==> flow/design.v <==
module hbridgecontroller(
input PCLK, 				 
input PRESERN, 				 
input PSEL, 				 
input PENABLE, 				 
output wire PREADY, 		 
output wire PSLVERR,		 
input PWRITE,				 
input [31:0] PADDR,			 
input wire [31:0] PWDATA,	 
output reg [31:0] PRDATA,	 
output reg motor1_pwm,
output reg motor2_pwm,
output reg [1:0] motor1_ctrl,
output reg [1:0] motor2_ctrl
); 
assign PSLVERR = 0;
assign PREADY = 1;
wire write_enable = (PENABLE && PWRITE && PSEL);
wire read_enable = (!PWRITE && PSEL); 
wire M1CTRL_WRITE = write_enable && (PADDR[15:0] == 16'h0000);
wire M1CTRL_READ = read_enable && (PADDR[15:0] == 16'h0000);
wire M2CTRL_WRITE = write_enable && (PADDR[15:0] == 16'h0004);
wire M2CTRL_READ = read_enable && (PADDR[15:0] == 16'h0004);
wire M1SPEED_WRITE = write_enable && (PADDR[15:0] == 16'h0008);
wire M1SPEED_READ = read_enable && (PADDR[15:0] == 16'h0008);
wire M2SPEED_WRITE = write_enable && (PADDR[15:0] == 16'h000c);
wire M2SPEED_READ = read_enable && (PADDR[15:0] == 16'h000c);
reg [31:0] counter;
parameter PWM_PERIOD = 200000;   
reg [31:0] M1_duty, M2_duty;
reg [31:0] M1_duty_v, M2_duty_v;
always @(posedge PCLK)
begin
    if (!PRESERN) counter = 0;
    else if (counter >= PWM_PERIOD) counter = 0;
    else counter = counter + 1;
    if (counter < M1_duty && M1_duty > (PWM_PERIOD >> 4)) motor1_pwm <= 1;
    else motor1_pwm <= 0;
    if (counter < M2_duty && M2_duty > (PWM_PERIOD >> 4)) motor2_pwm <= 1;
    else motor2_pwm <= 0;
end
always @(posedge PCLK)
begin
    M1_duty_v = M1_duty;
    M2_duty_v = M2_duty;
	if(!PRESERN)
	begin
        M1_duty_v = 0;
        M2_duty_v = 0;
        motor1_ctrl = 2'b10;
        motor2_ctrl = 2'b10;
    end
    if (M1CTRL_WRITE)
    begin
        if (PWDATA != 0) motor1_ctrl = 2'b01;
        else motor1_ctrl = 2'b10;
    end
    else if (M1CTRL_READ)
    begin
        if (motor1_ctrl == 2'b10) PRDATA = 1;
        else PRDATA = 0;
    end
    if (M2CTRL_WRITE)
    begin
        if (PWDATA != 0) motor2_ctrl = 2'b01;
        else motor2_ctrl = 2'b10;
    end
    else if (M2CTRL_READ)
    begin
        if (motor2_ctrl == 2'b10) PRDATA = 1;
        else PRDATA = 0;
    end
    else if (M1SPEED_WRITE) 
    begin
        M1_duty_v = (PWM_PERIOD * PWDATA[15:0]) >> 8;
        if (M1_duty_v > PWM_PERIOD) M1_duty_v = PWM_PERIOD;
    end
    else if (M1SPEED_READ) PRDATA = ( M1_duty_v / PWM_PERIOD );
    else if (M2SPEED_WRITE) 
    begin
        M2_duty_v = (PWM_PERIOD * PWDATA[15:0]) >> 8;
        if (M2_duty_v > PWM_PERIOD) M2_duty_v = PWM_PERIOD;
    end
    else if (M2SPEED_READ) PRDATA = ( M2_duty_v / PWM_PERIOD );
    M1_duty <= M1_duty_v;
    M2_duty <= M2_duty_v;
end
endmodule
clock: 12.0 ns
lec_check: 0
abc_area: 1
cap_margin: 20
core_margin: 2
core_utilization: 70
cts_cluster_diameter: 353
cts_cluster_size: 15
place_density_lb_addon: 0.04
slew_margin: 20
run.sh (not shown) runs the stock make flow with config.mk's settings and CLKGATE_MAP_FILE=.
The first run stopped in global routing (GRT-0116).
Edit:
--- a/flow/config.mk
+++ b/flow/config.mk
@@ -7,9 +7,6 @@
 export LEC_CHECK = 0
-export ABC_AREA = 1
 export CAP_MARGIN = 20
 export CORE_MARGIN = 2
-export CORE_UTILIZATION = 70
-export CTS_CLUSTER_DIAMETER = 353
-export CTS_CLUSTER_SIZE = 15
-export PLACE_DENSITY_LB_ADDON = 0.04
+export CORE_UTILIZATION = 58
+export SETUP_SLACK_MARGIN = 2.36
 export SLEW_MARGIN = 20
==> flow/constraint.sdc (replaced) <==
create_clock -name core_clock -period 13.6 [get_ports {PCLK}]
set_input_delay 2.7200 -clock core_clock [delete_from_list [all_inputs] [get_ports {PCLK}]]
set_output_delay 2.7200 -clock core_clock [all_outputs]
set_load 0.01 [all_outputs]
With this change the flow reached the layout checks and failed them: negative setup slack; synthesized area went down slightly; die size went up by about a fifth; synthesized cell count went down by a little under a tenth.
Edit:
--- a/flow/config.mk
+++ b/flow/config.mk
@@ -9,4 +9,3 @@
 export CORE_MARGIN = 2
-export CORE_UTILIZATION = 58
-export SETUP_SLACK_MARGIN = 2.36
+export CORE_UTILIZATION = 40
 export SLEW_MARGIN = 20
==> flow/constraint.sdc (replaced) <==
create_clock -name core_clock -period 30.0 [get_ports {PCLK}]
set_input_delay 6.0000 -clock core_clock [delete_from_list [all_inputs] [get_ports {PCLK}]]
set_output_delay 6.0000 -clock core_clock [all_outputs]
set_load 0.01 [all_outputs]
After rerunning: The changed run ran to the end with no violations. Combinational power came out lower by 61%. Die size came out higher by 44%. Flip-flop count is unchanged. First-iteration DRC count came out lower by 53%. Core utilization came out lower by 43 points. Global-route usage came out lower by 17 points. Via count came out lower by 22%.
Edit:
--- a/flow/config.mk
+++ b/flow/config.mk
@@ -10,2 +10,5 @@
 export CORE_UTILIZATION = 40
+export CTS_CLUSTER_DIAMETER = 155
+export CTS_CLUSTER_SIZE = 100
+export SETUP_SLACK_MARGIN = 5.0
 export SLEW_MARGIN = 20
The changed run went through all stages and came out clean; die size does not change; worst hold slack is about the same; core utilization barely changes; power barely changes; wire length is about the same; final area stays flat; clock-buffer cell count does not change; first-iteration DRC count went up by 12%; flip-flop count stays the same.
Power figures rest on the tool's default switching activity, not on a simulated workload.
